Design microprocessor, start of the top module:
module microprocessor #(parameter N = 8, ROM_addressBits = 6, RF_addressBits = 3) (
  input  logic                           clk             ,
  input  logic                           rst_n           ,
  input  logic [ 3+2*(RF_addressBits):0] ROM_data        ,
  input  logic [                  N-1:0] SRAM_data       ,
  output logic                           overflowPC      ,
  output logic                           ROM_readEnable  ,
  output logic                           SRAM_readEnable ,
  output logic                           SRAM_writeEnable,
  output logic [    ROM_addressBits-1:0] ROM_address     ,
  output logic [(2**RF_addressBits)-1:0] SRAM_address    ,
  output logic [                  N-1:0] SRAM_data_in
);
Size in the first run: ~99 flip-flops, roughly 46 I/O pins, roughly 8500 um^2 of cells after synthesis.
==> flow/config.mk <==
export PLATFORM = sky130hd
export DESIGN_NAME = microprocessor
export DESIGN_NICKNAME = microprocessor
export VERILOG_FILES = /design/flow/design.v
export SDC_FILE = /design/flow/constraint.sdc
export NUM_CORES = 4
export LEC_CHECK = 0
export ABC_AREA = 0
export CAP_MARGIN = 20
export CELL_PAD_IN_SITES_DETAIL_PLACEMENT = 0
export CORE_ASPECT_RATIO = 0.5
export CORE_MARGIN = 2
export CORE_UTILIZATION = 51
export CTS_CLUSTER_DIAMETER = 207
export CTS_CLUSTER_SIZE = 96
export PLACE_DENSITY_LB_ADDON = 0.13
export SLEW_MARGIN = 20
export TNS_END_PERCENT = 5
==> flow/constraint.sdc <==
create_clock -name core_clock -period 9.41 [get_ports {clk}]
set_input_delay 1.8820 -clock core_clock [delete_from_list [all_inputs] [get_ports {clk}]]
set_output_delay 1.8820 -clock core_clock [all_outputs]
set_load 0.01 [all_outputs]
run.sh (not shown) runs the stock make flow with config.mk's settings and CLKGATE_MAP_FILE=.
The baseline passed the timing, DRC and antenna checks.
Then changed:
Settings changed: ABC_AREA 0 to unset, CELL_PAD_IN_SITES_DETAIL_PLACEMENT 0 to unset, CORE_ASPECT_RATIO 0.5 to unset, CORE_UTILIZATION 51 to 9, CTS_CLUSTER_DIAMETER 207 to unset, CTS_CLUSTER_SIZE 96 to unset, PLACE_DENSITY_LB_ADDON 0.13 to unset, TNS_END_PERCENT 5 to unset.
Clock period 9.41 ns to 6.16 ns, I/O delays scaled along.
After rerunning: Total power rose by well over a third; count of clock-buffer cells in the layout went up by 4; routed wire length rose by about a fifth; combinational power goes up by well over a third; sequential power rises by well over a third; sequential share of layout area is lower by 4.2 points.

* * *

microprocessor again, from the RTL that the note above started with.
// microprocessor
module microprocessor #(parameter N = 8, ROM_addressBits = 6, RF_addressBits = 3) (
  input  logic                           clk             ,
  input  logic                           rst_n           ,
  input  logic [ 3+2*(RF_addressBits):0] ROM_data        ,
  input  logic [                  N-1:0] SRAM_data       ,
  output logic                           overflowPC      ,
  output logic                           ROM_readEnable  ,
  output logic                           SRAM_readEnable ,
  output logic                           SRAM_writeEnable,
  output logic [    ROM_addressBits-1:0] ROM_address     ,
  output logic [(2**RF_addressBits)-1:0] SRAM_address    ,
  output logic [                  N-1:0] SRAM_data_in
);
export LEC_CHECK = 0
export ABC_AREA = 1
export CAP_MARGIN = 20
export CELL_PAD_IN_SITES_DETAIL_PLACEMENT = 0
export CORE_MARGIN = 2
export CORE_UTILIZATION = 71
export CTS_CLUSTER_DIAMETER = 230
export CTS_CLUSTER_SIZE = 42
export SETUP_SLACK_MARGIN = 0.6
export SLEW_MARGIN = 20
create_clock -name core_clock -period 5.86 [get_ports {clk}]
The baseline finished clean.
Then changed:
Settings changed: CELL_PAD_IN_SITES_DETAIL_PLACEMENT 0 to unset, CTS_CLUSTER_DIAMETER 230 to unset, CTS_CLUSTER_SIZE 42 to unset, PLACE_DENSITY set to 0.62, SETUP_SLACK_MARGIN 0.6 to -0.01.
Clock period 5.86 ns to 3.83 ns, I/O delays scaled along.
What happened:
- The changed run died in clock tree synthesis, error DPL-0033
- synthesized area does not change
- die area does not change
- synthesized cell count is unchanged

* * *

microprocessor again, from the RTL that the note above started with.
Settings: LEC_CHECK=0, ABC_AREA=1, CAP_MARGIN=35, CELL_PAD_IN_SITES_DETAIL_PLACEMENT=1, CELL_PAD_IN_SITES_GLOBAL_PLACEMENT=2, CORE_MARGIN=2, CORE_UTILIZATION=51, CTS_CLUSTER_DIAMETER=80, CTS_CLUSTER_SIZE=82, GPL_ROUTABILITY_DRIVEN=0, HOLD_SLACK_MARGIN=0.01, MAX_ROUTING_LAYER=met4, PLACE_DENSITY=0.45, SETUP_SLACK_MARGIN=-0.16, SLEW_MARGIN=35, TNS_END_PERCENT=80; clock period 5.2 ns.
The starting point stopped in global placement without I/O.
Change:
ABC_AREA = not set   (was 1)
CAP_MARGIN = 20   (was 35)
CELL_PAD_IN_SITES_DETAIL_PLACEMENT = not set   (was 1)
CELL_PAD_IN_SITES_GLOBAL_PLACEMENT = not set   (was 2)
CORE_UTILIZATION = 40   (was 51)
CTS_CLUSTER_DIAMETER = not set   (was 80)
CTS_CLUSTER_SIZE = not set   (was 82)
GPL_ROUTABILITY_DRIVEN = not set   (was 0)
HOLD_SLACK_MARGIN = not set   (was 0.01)
MAX_ROUTING_LAYER = not set   (was met4)
PLACE_DENSITY = not set   (was 0.45)
SETUP_SLACK_MARGIN = not set   (was -0.16)
SLEW_MARGIN = 20   (was 35)
TNS_END_PERCENT = 15   (was 80)
clock period = 4.23 ns   (was 5.2 ns; I/O delays follow)
After rerunning: The new run completed and failed the layout checks on setup timing; synthesized cell count went down by 8.2%; synthesized area came out higher by 2.0%; die size rose by 29%.
Change:
CORE_ASPECT_RATIO = 1.83   (was not set)
CORE_UTILIZATION = 26   (was 40)
PLACE_DENSITY_LB_ADDON = 0.14   (was not set)
TNS_END_PERCENT = not set   (was 15)
clock period = 6.0 ns   (was 4.23 ns; I/O delays follow)
The changed run produced a clean layout. Hold slack degrades by 0.013 ns. Setup slack improves by 0.24 ns. Cell count rises by about 0.7%. Sequential share of layout area rises by 2.7 points. Synthesized cell count does not change. Power falls by about 33%.
Change:
ABC_AREA = 1   (was not set)
CELL_PAD_IN_SITES_DETAIL_PLACEMENT = 1   (was not set)
CORE_MARGIN = 6   (was 2)
CORE_UTILIZATION = 23   (was 26)
CTS_CLUSTER_DIAMETER = 187   (was not set)
CTS_CLUSTER_SIZE = 76   (was not set)
MIN_ROUTING_LAYER = met2   (was not set)
SLEW_MARGIN = 40   (was 20)
TNS_END_PERCENT = 45   (was not set)
Setup slack improves by 0.21 ns.
Clock power rises by about 2%.
Via count came out higher by about 37%.
Total power went up by about 10%.

* * *

v13:
Starting RTL as in the previous note.
// microprocessor
module microprocessor #(parameter N = 8, ROM_addressBits = 6, RF_addressBits = 3) (
  input  logic                           clk             ,
  input  logic                           rst_n           ,
  input  logic [ 3+2*(RF_addressBits):0] ROM_data        ,
  input  logic [                  N-1:0] SRAM_data       ,
  output logic                           overflowPC      ,
  output logic                           ROM_readEnable  ,
  output logic                           SRAM_readEnable ,
  output logic                           SRAM_writeEnable,
  output logic [    ROM_addressBits-1:0] ROM_address     ,
  output logic [(2**RF_addressBits)-1:0] SRAM_address    ,
  output logic [                  N-1:0] SRAM_data_in
);
  logic RF_selectDestA, RF_selectDestB, RF_writeEnable;
  logic [1:0] RF_selectSource;
  logic [RF_addressBits-1:0] RF_writeAddress, RF_readAddressA, RF_readAddressB;
  logic [N-1:0] RF_AluRes, RF_Im, RF_destAluA, RF_destAluB;
  RF #(.N(N), .addressBits(RF_addressBits)) rf (
    clk,
    rst_n,
    RF_selectDestA,
    RF_selectDestB,
    RF_selectSource,
    RF_writeAddress,
    RF_writeEnable,
    RF_readAddressA,
    RF_readAddressB,
    RF_AluRes, SRAM_data, RF_Im,
    RF_destAluA, SRAM_data_in, RF_destAluB, SRAM_address);
  logic ALU_rst, ALU_en;
  ...
Settings: LEC_CHECK=0, ABC_AREA=1, CAP_MARGIN=0, CORE_MARGIN=2, CORE_UTILIZATION=68, CTS_CLUSTER_DIAMETER=52, CTS_CLUSTER_SIZE=36, SLEW_MARGIN=20; clock period 4.0 ns.
Run status, v13: aborted in global routing (5_1_grt), error GRT-0232
Inputs modified between v13 and v4:
# v13
export LEC_CHECK = 0
export ABC_AREA = 1
export CAP_MARGIN = 0
export CORE_MARGIN = 2
export CORE_UTILIZATION = 68
export CTS_CLUSTER_DIAMETER = 52
export CTS_CLUSTER_SIZE = 36
export SLEW_MARGIN = 20
create_clock -name core_clock -period 4.0 [get_ports {clk}]
# v4
export LEC_CHECK = 0
export CAP_MARGIN = 20
export CORE_MARGIN = 2
export CORE_UTILIZATION = 63
export SLEW_MARGIN = 20
create_clock -name core_clock -period 6.16 [get_ports {clk}]
### Flow results
Among v13 and v4, the run that stopped before the end is v13, and it is the only one. v13 did not run to completion, as it errored out during global routing (5_1_grt). Re die height: v4 is 4.7% up on v13. Die span in x ends up lower on v13. v4 vs. v13: cell count after synthesis went down 99, cell count in the Yosys report went down 99, HPWL reported at the end of detailed placement went up 480 um, netlist area before placement went up about 2%.
Relative to v4, the following input files were edited for v32:
# v4
export LEC_CHECK = 0
export CAP_MARGIN = 20
export CORE_MARGIN = 2
export CORE_UTILIZATION = 63
export SLEW_MARGIN = 20
create_clock -name core_clock -period 6.16 [get_ports {clk}]
# v32
export LEC_CHECK = 0
export CAP_MARGIN = 20
export CORE_MARGIN = 2
export CORE_UTILIZATION = 71
export PLACE_DENSITY = 0.62
export SETUP_SLACK_MARGIN = 0.26
export SLEW_MARGIN = 20
create_clock -name core_clock -period 4.18 [get_ports {clk}]
### Flow results
Worst setup timing slack at the placement stage in v32 is 1.18 ns below v4. In v32 relative to v4, number of placed cells counting well taps had gone up by a little under 10%. From v4 to v32 the numbers moved as follows: count of cells resized by post-cts repair rose 182; area fraction in xor and xnor cells shows no meaningful change; global placement routability congestion went up by about 3.7%; post-CTS setup repair buffer count up 27. Summary of v4 and v32: one run falls short of a clean finish, namely v32. Cmp v32 vs v4: overall die height lower in v32. In the tables for v4 and v32, number of rows in the core area reads lower with v32. Compared v4 against v32; simple-gate area share of the yosys netlist within noise. Going from v4 to v32, the die area was shrunk.
#### Input delta (v18 over v32)
# v32
export LEC_CHECK = 0
export CAP_MARGIN = 20
export CORE_MARGIN = 2
export CORE_UTILIZATION = 71
export PLACE_DENSITY = 0.62
export SETUP_SLACK_MARGIN = 0.26
export SLEW_MARGIN = 20
create_clock -name core_clock -period 4.18 [get_ports {clk}]
# v18
export LEC_CHECK = 0
export ABC_AREA = 0
export CAP_MARGIN = 20
export CORE_MARGIN = 2
export CORE_UTILIZATION = 71
export PLACE_DENSITY = 0.62
export SETUP_SLACK_MARGIN = 1.08
export SLEW_MARGIN = 20
create_clock -name core_clock -period 3.83 [get_ports {clk}]
- v18 did not make it past clock tree synthesis (4_1_cts), where a tool error ended it.
- Comparing v18 against v32, there is no change at all in count of buffers inserted at the top-level ports.
- On register share after synthesis, v32 and v18 are neck and neck.
- Adder-cell share of the synthesized area delta (v32 -> v18): insignificant
- On instance count after placement with tap cells included, v32 and v18 are neck and neck.
- Comparing v18 against v32, there is no change at all in synthesized area.
Modified inputs, v35 compared to v18
# v18
export LEC_CHECK = 0
export ABC_AREA = 0
export CAP_MARGIN = 20
export CORE_MARGIN = 2
export CORE_UTILIZATION = 71
export PLACE_DENSITY = 0.62
export SETUP_SLACK_MARGIN = 1.08
export SLEW_MARGIN = 20
create_clock -name core_clock -period 3.83 [get_ports {clk}]
# v35
export LEC_CHECK = 0
export CAP_MARGIN = 20
export CORE_MARGIN = 2
export CORE_UTILIZATION = 70
export SLEW_MARGIN = 20
create_clock -name core_clock -period 5.15 [get_ports {clk}]
==> comparison <==
The flow did not stop early for v35: all stages ran, and the layout cleared the timing, DRC and antenna checks.
Horizontal die dimension: v35 higher than v18
v18 → v35: HPWL reported at the end of detailed placement fell 2.4 mm, count of flip-flops with a built-in enable after synthesis has remained practically unchanged, synthesized chip area reported by yosys level.
[compare] base=v18 new=v35: post-placement worst setup slack went up, final weighted congestion of routability-driven global placement went up, synthesized netlist cell count did not really move.
Diff v35 and v18: die outline area lower in v18

* * *

Setup of job 9885:
microprocessor again, from the RTL that the note above started with.
Design microprocessor, start of the top module:
module microprocessor #(parameter N = 8, ROM_addressBits = 6, RF_addressBits = 3) (
  input  logic                           clk             ,
  input  logic                           rst_n           ,
  input  logic [ 3+2*(RF_addressBits):0] ROM_data        ,
  input  logic [                  N-1:0] SRAM_data       ,
  output logic                           overflowPC      ,
  output logic                           ROM_readEnable  ,
  output logic                           SRAM_readEnable ,
  output logic                           SRAM_writeEnable,
  output logic [    ROM_addressBits-1:0] ROM_address     ,
  output logic [(2**RF_addressBits)-1:0] SRAM_address    ,
  output logic [                  N-1:0] SRAM_data_in
);
  logic RF_selectDestA, RF_selectDestB, RF_writeEnable;
  logic [1:0] RF_selectSource;
  logic [RF_addressBits-1:0] RF_writeAddress, RF_readAddressA, RF_readAddressB;
  logic [N-1:0] RF_AluRes, RF_Im, RF_destAluA, RF_destAluB;
  RF #(.N(N), .addressBits(RF_addressBits)) rf (
    clk,
    rst_n,
    RF_selectDestA,
    RF_selectDestB,
    RF_selectSource,
    RF_writeAddress,
    RF_writeEnable,
    RF_readAddressA,
    RF_readAddressB,
    RF_AluRes, SRAM_data, RF_Im,
    RF_destAluA, SRAM_data_in, RF_destAluB, SRAM_address);
  logic ALU_rst, ALU_en;
  logic [2:0] ALU_OP, ALU_ONZ;
  ALU #(N) alu (
    clk,
    rst_n,
    ALU_rst,
    ALU_en,
    ALU_OP,
    RF_destAluA,
    RF_destAluB,
    ALU_ONZ,
    RF_AluRes
  );
  FSM #(.N(N), .M(RF_addressBits), .P(ROM_addressBits)) fsm (
    clk,
    rst_n,
    overflowPC,
    RF_selectSource,
    RF_writeAddress,
    RF_writeEnable,
    RF_readAddressA,
    RF_readAddressB,
    RF_selectDestA,
    RF_selectDestB,
    RF_Im,
    ALU_OP,
    ALU_rst,
    ALU_ONZ,
    ALU_en,
    ROM_data,
    ROM_readEnable,
    ROM_address,
    SRAM_readEnable,
    SRAM_writeEnable
  );
endmodule
export LEC_CHECK = 0
export ABC_AREA = 1
export CAP_MARGIN = 0
export CORE_MARGIN = 2
export CORE_UTILIZATION = 70
export CTS_CLUSTER_DIAMETER = 41
export SETUP_SLACK_MARGIN = -0.13
export SLEW_MARGIN = 20
create_clock -name core_clock -period 4.3 [get_ports {clk}]
Nothing crashed in job 9885 and all stages finished; the problem is that the final layout failed, the offending checks being setup timing.
Modified inputs, job 7108 compared to job 9885
# job 9885
export LEC_CHECK = 0
export ABC_AREA = 1
export CAP_MARGIN = 0
export CORE_MARGIN = 2
export CORE_UTILIZATION = 70
export CTS_CLUSTER_DIAMETER = 41
export SETUP_SLACK_MARGIN = -0.13
export SLEW_MARGIN = 20
create_clock -name core_clock -period 4.3 [get_ports {clk}]
# job 7108
export LEC_CHECK = 0
export CAP_MARGIN = 20
export CORE_MARGIN = 2
export CORE_UTILIZATION = 40
export SLEW_MARGIN = 20
create_clock -name core_clock -period 6.0 [get_ports {clk}]
Notes after the runs:
Comparing the two runs side by side, job 7108 comes out ahead of job 9885 on total routed wirelength.
Number of design-rule violations left by the first detailed-router iteration: job 7108 and job 9885 compared, lower one is job 7108
The run showing the greater sequential share of power is job 7108.
Job 7108 -> job 9885: CTS clock-pin slew for the worst setup and hold paths flat
Fraction of power consumed by the clock network up 3.9 points in job 7108 wrt job 9885
Relative to job 9885, worst slack at placement has gone up in job 7108.
Comparing job 7108 and job 9885, depth of the worst register-to-register path is lower on job 7108.
The flow did not stop early for job 7108: all stages ran, and the layout cleared the timing, DRC and antenna checks.
Job 7108: setup slack 570 ps above job 9885
Of the two values seen for highest routed metal layer, met5 was produced by job 9885 and met4 by job 7108.
Going from job 9885 to job 7108, the switching power was found to have gone down by 46%.
## Diff of input files: job 3817 against job 7108
# job 7108
export LEC_CHECK = 0
export CAP_MARGIN = 20
export CORE_MARGIN = 2
export CORE_UTILIZATION = 40
export SLEW_MARGIN = 20
create_clock -name core_clock -period 6.0 [get_ports {clk}]
# job 3817
export LEC_CHECK = 0
export ABC_AREA = 1
export CAP_MARGIN = 0
export CELL_PAD_IN_SITES_DETAIL_PLACEMENT = 2
export CELL_PAD_IN_SITES_GLOBAL_PLACEMENT = 0
export CORE_ASPECT_RATIO = 0.8
export CORE_MARGIN = 7
export CORE_UTILIZATION = 40
export CTS_CLUSTER_DIAMETER = 31
export CTS_CLUSTER_SIZE = 30
export GPL_TIMING_DRIVEN = 0
export HOLD_SLACK_MARGIN = 0.24
export SETUP_SLACK_MARGIN = 0.8
export SLEW_MARGIN = 20
create_clock -name core_clock -period 6.0 [get_ports {clk}]
==> results <==
- Job 3817: ODB-0269 in global routing -> run aborted
- The die used by job 3817 is larger than the one used by job 7108.
- Job 3817 vs job 7108: summed standard-cell area reported by yosys down in job 3817
- Delta (job 3817 minus job 7108): number of I/O port buffers fell by about 2.2%, die extent in x rose by 26 µm.
- Average cell area after synthesis: job 3817 < job 7108
- Compared with job 7108, job 3817 shows a higher synthesized cell count.
- Against job 7108, placed cell area in job 3817 fell by a few percent.
- Job 3817 vs job 7108: floorplan net count up by a little under 10%
- Job 3817 vs job 7108 — synthesized area dropped slightly
No activity file was given, so power comes from the tool's default toggle rates.
